== job 101 ==
// System
module System(
	clk,
	rst,
	mbed,
	select,
	GreenBlueServoOut,
	RedServoOut,
	BinRecycleServoOut,
	RedBlueServoOut,
	GreenOtherServoOut,
	dispenseBlueLED,
	dispenseComplete,
	dispenseGreenLED,
	dispenseRedLED,
	mainState,
	mbedOutput,
	results,
	sortBlueLED,
	sortComplete,
	sortGreenLED,
	sortRedLED
);
Size in the first run: about 2,600 cells after synthesis, roughly 400 flip-flops, roughly 34 I/O pins.
==> flow/config.mk <==
export PLATFORM = sky130hd
export DESIGN_NAME = System
export DESIGN_NICKNAME = System
export VERILOG_FILES = /design/flow/design.v
export SDC_FILE = /design/flow/constraint.sdc
export NUM_CORES = 4
export LEC_CHECK = 0
export ABC_AREA = 1
export CAP_MARGIN = 30
export CELL_PAD_IN_SITES_DETAIL_PLACEMENT = 2
export CORE_ASPECT_RATIO = 1.76
export CORE_MARGIN = 2
export CORE_UTILIZATION = 40
export CTS_CLUSTER_DIAMETER = 299
export MAX_ROUTING_LAYER = met4
export SLEW_MARGIN = 20
==> flow/constraint.sdc <==
create_clock -name core_clock -period 4.36 [get_ports {clk}]
set_input_delay 0.8720 -clock core_clock [delete_from_list [all_inputs] [get_ports {clk}]]
set_output_delay 0.8720 -clock core_clock [all_outputs]
set_load 0.01 [all_outputs]
run.sh (not shown) runs the stock make flow with config.mk's settings and CLKGATE_MAP_FILE=.
Job 101 reached the final stage; the timing, design-rule and antenna checks on its layout passed.
Here is what was changed in the inputs of job 102 compared with job 101.
==> flow/config.mk <==
export PLATFORM = sky130hd
export DESIGN_NAME = System
export DESIGN_NICKNAME = System
export VERILOG_FILES = /design/flow/design.v
export SDC_FILE = /design/flow/constraint.sdc
export NUM_CORES = 4
export LEC_CHECK = 0
export CAP_MARGIN = 20
export CORE_MARGIN = 2
export CORE_UTILIZATION = 40
export SLEW_MARGIN = 20
==> flow/constraint.sdc <==
create_clock -name core_clock -period 10.0 [get_ports {clk}]
set_input_delay 2.0000 -clock core_clock [delete_from_list [all_inputs] [get_ports {clk}]]
set_output_delay 2.0000 -clock core_clock [all_outputs]
set_load 0.01 [all_outputs]
Findings:
Job 102 vs job 101: adder-cell share of the synthesized area up
Job 102 vs job 101, pre-CTS setup slack went up by 3.52 ns.
Summary of job 102 over job 101: deepest level of the CTS H-tree neither gained nor lost much, combinational power share lost 3.1 points, total power lost 60%.
Compared with job 101, placement density in the core of job 102 is higher.
The final cell count without fillers of job 102 falls short of that of job 101 by 587.
Compared with job 101, job 102 has extra setup slack.
Non-clock buffer count, job 101 and job 102, lower one = job 101.
On final area, job 101 loses to job 102.
Going from job 101 to job 102, the detailed-route via count was found to have gone down by about 30%.
#### Input delta (job 103 over job 102)
-- flow/config.mk --
<<< job 102, line 8
export CAP_MARGIN = 20
export CORE_MARGIN = 2
export CORE_UTILIZATION = 40
export SLEW_MARGIN = 20
>>> job 103, line 8
export CAP_MARGIN = 20
export CORE_MARGIN = 2
export CORE_UTILIZATION = 68
export SLEW_MARGIN = 20
==> flow/constraint.sdc <==
create_clock -name core_clock -period 7.93 [get_ports {clk}]
set_input_delay 1.5860 -clock core_clock [delete_from_list [all_inputs] [get_ports {clk}]]
set_output_delay 1.5860 -clock core_clock [all_outputs]
set_load 0.01 [all_outputs]
[summary]
[diff] final wirelength, job 103 relative to job 102: improvement. From job 102 to job 103, mean cell area of the mapped netlist did not move at all. When the final numbers for job 103 and job 102 were put side by side, the met3 usage turned out to be greater in job 103. Job 103 vs job 102, global-route wire length before repair went down by 2900 um. Largest net degree at the start of global routing (job 102 / job 103): 0.43. met2 layer wire length in the routed design ends up lower on job 102. Job 103 gives more global-route track usage on met2 than job 102 did. Per the comparison of job 103 with job 102, core utilization moved up, area of the core region moved down, data required time at the worst endpoint moved down.
> inputs changed (job 103 -> job 104)
-- flow/config.mk --
<<< job 103, line 8
export CAP_MARGIN = 20
export CORE_MARGIN = 2
export CORE_UTILIZATION = 68
export SLEW_MARGIN = 20
>>> job 104, line 8
export CAP_MARGIN = 20
export CORE_MARGIN = 2
export CORE_UTILIZATION = 70
export SETUP_SLACK_MARGIN = 0.01
export SLEW_MARGIN = 20
==> flow/constraint.sdc <==
create_clock -name core_clock -period 3.16 [get_ports {clk}]
set_input_delay 0.6320 -clock core_clock [delete_from_list [all_inputs] [get_ports {clk}]]
set_output_delay 0.6320 -clock core_clock [all_outputs]
set_load 0.01 [all_outputs]
==> results <==
On power share of the combinational group, job 104 and job 103 are basically level. Diff job 103 -> job 104: final area picked up an extra about 1.3%, number of vias after detailed routing neither gained nor lost much, clock tree buffer count of the final layout lost 3, critical path depth in cells neither gained nor lost much, synthesis-to-finish area growth picked up an extra 1.4 points. Job 104 vs job 103, core box area went down by 790 um2.

========
run A:
Starting RTL as in the previous note.
clock: 3.16 ns
lec_check: 0
cap_margin: 20
core_margin: 2
core_utilization: 72
cts_cluster_size: 10
hold_slack_margin: 0.29
place_density_lb_addon: 0.17
setup_slack_margin: 0.93
slew_margin: 20
The inputs of run B differ from those of run A as listed below.
Settings: HOLD_SLACK_MARGIN no longer set, was 0.29; CTS_CLUSTER_DIAMETER now 28, previously not set; PLACE_DENSITY_LB_ADDON now 0.19, was 0.17; SLEW_MARGIN now 35, was 20.
Notes after the runs:
Taking run B as 1.0, run A lands at 0.79 on wire length on met3.
Taking run A as the reference, in run B number of global-route vias before repair went up; actual transition at the worst max-transition pin lost 11 ps.
A class of the worst hold path of in -> reg is what run B shows, while reg -> reg belongs to run A.
Clock power, run A and run B, lower one = run A.
For run C, these inputs were changed with respect to run B:
Settings: HOLD_SLACK_MARGIN newly set to 0.29; PLACE_DENSITY_LB_ADDON changed from 0.19 to 0.12; SLEW_MARGIN changed from 35 to 20; SETUP_SLACK_MARGIN changed from 0.93 to 0.92; CTS_CLUSTER_DIAMETER removed (was 28).
[summary]
- | global routing usage on met2 | higher: run B |
- Looking at normalized max-slew margin across both flows, run C is the stronger of the two, with run B trailing.
- Run C does better than run B on worst setup slack.
The following lists how run D was set up differently from run C:
Settings: changing SLEW_MARGIN from 20 to 40; setting CORE_ASPECT_RATIO to 0.93 for the first time; setting CTS_CLUSTER_DIAMETER to 378 for the first time; changing PLACE_DENSITY_LB_ADDON from 0.12 to 0.17.
Findings:
Run D went all the way through the flow, and no timing, DRC or antenna check failed.
| clock power | run D vs run C | better |
Run D vs. run C: power share of the sequential group increased 1.0 points, worst supply voltage drop on vdd shrank by about 8%.
Diff run C and run D: depth of the critical timing path with buffers and inverters included higher in run C
Compared with run C, in run D wire length on met3 went up by 11%, overall power went down by 1.9%, final weighted congestion in routability-driven placement went up by 5.6%.
The following lists how run E was set up differently from run D:
Settings: setting ABC_AREA to 0 for the first time; changing PLACE_DENSITY_LB_ADDON from 0.17 to 0.12; changing SLEW_MARGIN from 40 to 20; changing CTS_CLUSTER_SIZE from 10 to 11; changing SETUP_SLACK_MARGIN from 0.92 to 0.93; removing CORE_ASPECT_RATIO (formerly 0.93).
==> results <==
Status | run D and run E | clean. Looking at global placer's final weighted congestion, run E sits 0.0080 higher than run D does. On clock skew, run E tracks run D almost exactly. Run E vs. run D: switching power moved down; count of clock buffers in the final design has decreased; utilization of the core after routing now sits at about the same level; total placed cells including tap cells has increased; total vias in the final route went down by about 0.9%. Relative to run D, the upper clock frequency limit measured on run E has decreased slightly. Height of the die, run D and run E: lower on run D. Re final count of negative-setup-slack endpoints: no difference whatsoever between run E and run D. Compared with run D, run E shows a clock buffer and inverter area fraction after layout that is 0.45 points lower.
Power and IR drop assume default switching activity.
